== lane 1 ==
// cpu
module cpu 
	(output wire [7:0] address,
	 output wire [7:0] to_memory,
	 output wire write,
	 input wire [7:0] from_memory, 
     input wire clk, reset);
        wire IR_Load;
    wire MAR_Load;
    wire PC_Load;
    wire PC_Inc;
    wire A_Load;
    wire B_Load;
    wire CCR_Load;
    wire[2:0] ALU_Sel;
    wire[1:0] Bus1_Sel, Bus2_Sel;
    wire[7:0] IR;
    wire[3:0] CCR_Result;
	control_unit ctrl_un0 (
        .IR_Load(IR_Load),
        .MAR_Load(MAR_Load),
        .PC_Load(PC_Load),
        .PC_Inc(PC_Inc),
        .A_Load(A_Load),
        .B_Load(B_Load),
        .CCR_Load(CCR_Load),
        .ALU_Sel(ALU_Sel),
        .Bus1_Sel(Bus1_Sel),
        .Bus2_Sel(Bus2_Sel),
        .write(write),
        .IR(IR),
        .CCR_Result(CCR_Result),
        .Clk(clk),
        .Reset(reset)
	);
	data_path dt_pht0 (
		.address(address),
        .to_memory(to_memory),
        .IR_out(IR),
        .CCR_Result(CCR_Result),
        .from_memory(from_memory),
        .ALU_Sel(ALU_Sel),
        .Bus1_Sel(Bus1_Sel),
        .Bus2_Sel(Bus2_Sel),
        .IR_Load(IR_Load),
        .MAR_Load(MAR_Load),
        .PC_Load(PC_Load),
        .PC_Inc(PC_Inc),
        .A_Load(A_Load),
        .B_Load(B_Load),
        .CCR_Load(CCR_Load),
        .Clk(clk),
        .Reset(reset)
	);
endmodule
Size in the first run: ~820 cells after synthesis, roughly 51 flip-flops, ~27 I/O pins.
export LEC_CHECK = 0
export CAP_MARGIN = 20
export CELL_PAD_IN_SITES_GLOBAL_PLACEMENT = 3
export CORE_MARGIN = 2
export CORE_UTILIZATION = 31
export CTS_CLUSTER_DIAMETER = 335
export CTS_CLUSTER_SIZE = 40
export MIN_ROUTING_LAYER = met1
export PLACE_DENSITY_LB_ADDON = 0.06
export SETUP_SLACK_MARGIN = 0.83
export SLEW_MARGIN = 20
export TNS_END_PERCENT = 60
create_clock -name core_clock -period 4.67 [get_ports {clk}]
run.sh (not shown) runs the stock make flow with config.mk's settings and CLKGATE_MAP_FILE=.
Lane 1 completed every stage of the flow, and the final layout passed the timing, design-rule and antenna checks.
#### Input delta (lane 2 over lane 1)
- TNS_END_PERCENT removed (was 60)
- CELL_PAD_IN_SITES_GLOBAL_PLACEMENT removed (was 3)
- PLACE_DENSITY_LB_ADDON removed (was 0.06)
- CTS_CLUSTER_DIAMETER removed (was 335)
- MIN_ROUTING_LAYER removed (was met1)
- CTS_CLUSTER_SIZE removed (was 40)
- SETUP_SLACK_MARGIN removed (was 0.83)
- CORE_UTILIZATION changed from 31 to 66
- the clock period (ns, I/O delays scaled along) changed from 4.67 to 4.4
Notes after the runs:
Across lane 1 and lane 2, the outcome is the same: a clean finish for every run.
Comparing later-pin clock latency in the skew report for lane 1 and lane 2, the smaller number came from lane 1.
First-iteration DRC count (lane 2 / lane 1): 1.8
Compared with lane 1, lane 2 shows a wire length that is 4.9 mm lower.
The more densely filled core belongs to lane 2, not lane 1.


cpu again, from the RTL that the note above started with.
make LEC_CHECK=0 ABC_AREA=1 CAP_MARGIN=20 CELL_PAD_IN_SITES_DETAIL_PLACEMENT=2 CELL_PAD_IN_SITES_GLOBAL_PLACEMENT=0 CORE_ASPECT_RATIO=1.65 CORE_MARGIN=2 CORE_UTILIZATION=54 CTS_CLUSTER_DIAMETER=339 CTS_CLUSTER_SIZE=49 GPL_ROUTABILITY_DRIVEN=1 GPL_TIMING_DRIVEN=1 MAX_ROUTING_LAYER=met4 MIN_ROUTING_LAYER=met2 PLACE_DENSITY=0.76 SLEW_MARGIN=20 TNS_END_PERCENT=15 finish   # period 8.14 ns
The first run ended with an error in detailed placement (3_5_place_dp) (DPL-0033).
Then changed:
Settings changed: ABC_AREA 1 to default, CELL_PAD_IN_SITES_DETAIL_PLACEMENT 2 to default, CELL_PAD_IN_SITES_GLOBAL_PLACEMENT 0 to default, CORE_ASPECT_RATIO 1.65 to default, CORE_UTILIZATION 54 to 35, CTS_CLUSTER_DIAMETER 339 to default, CTS_CLUSTER_SIZE 49 to default, GPL_ROUTABILITY_DRIVEN 1 to default, GPL_TIMING_DRIVEN 1 to default, MAX_ROUTING_LAYER met4 to default, MIN_ROUTING_LAYER met2 to default, PLACE_DENSITY 0.76 to default, TNS_END_PERCENT 15 to default.
Clock period 8.14 ns to 9.95 ns, I/O delays scaled along.
Now the flow produced a clean layout.
Synthesized cell count is lower by roughly a tenth.
Synthesized area is higher by a few percent.
Die area is higher by well over a third.
Then changed:
Settings changed: CORE_UTILIZATION 35 to 40.
Clock period 9.95 ns to 8.0 ns, I/O delays scaled along.
- non-clock buffer count drops by 3
- first-iteration DRC count climbs by 26%
- final area drops by 1.7%
- clock skew drops by 0.0049 ns
- setup slack gets worse by 1.6 ns
Then changed:
Settings changed: ABC_AREA from default to 1, CAP_MARGIN 20 to 30, CORE_UTILIZATION 40 to 56, CTS_CLUSTER_DIAMETER from default to 221, SETUP_SLACK_MARGIN from default to 1.0.
Outcome:
- synthesized area is lower by about 4%
- synthesized cell count is higher by about 16%
- utilization is higher by 19 points
- sequential share of layout area is higher by 0.58 points
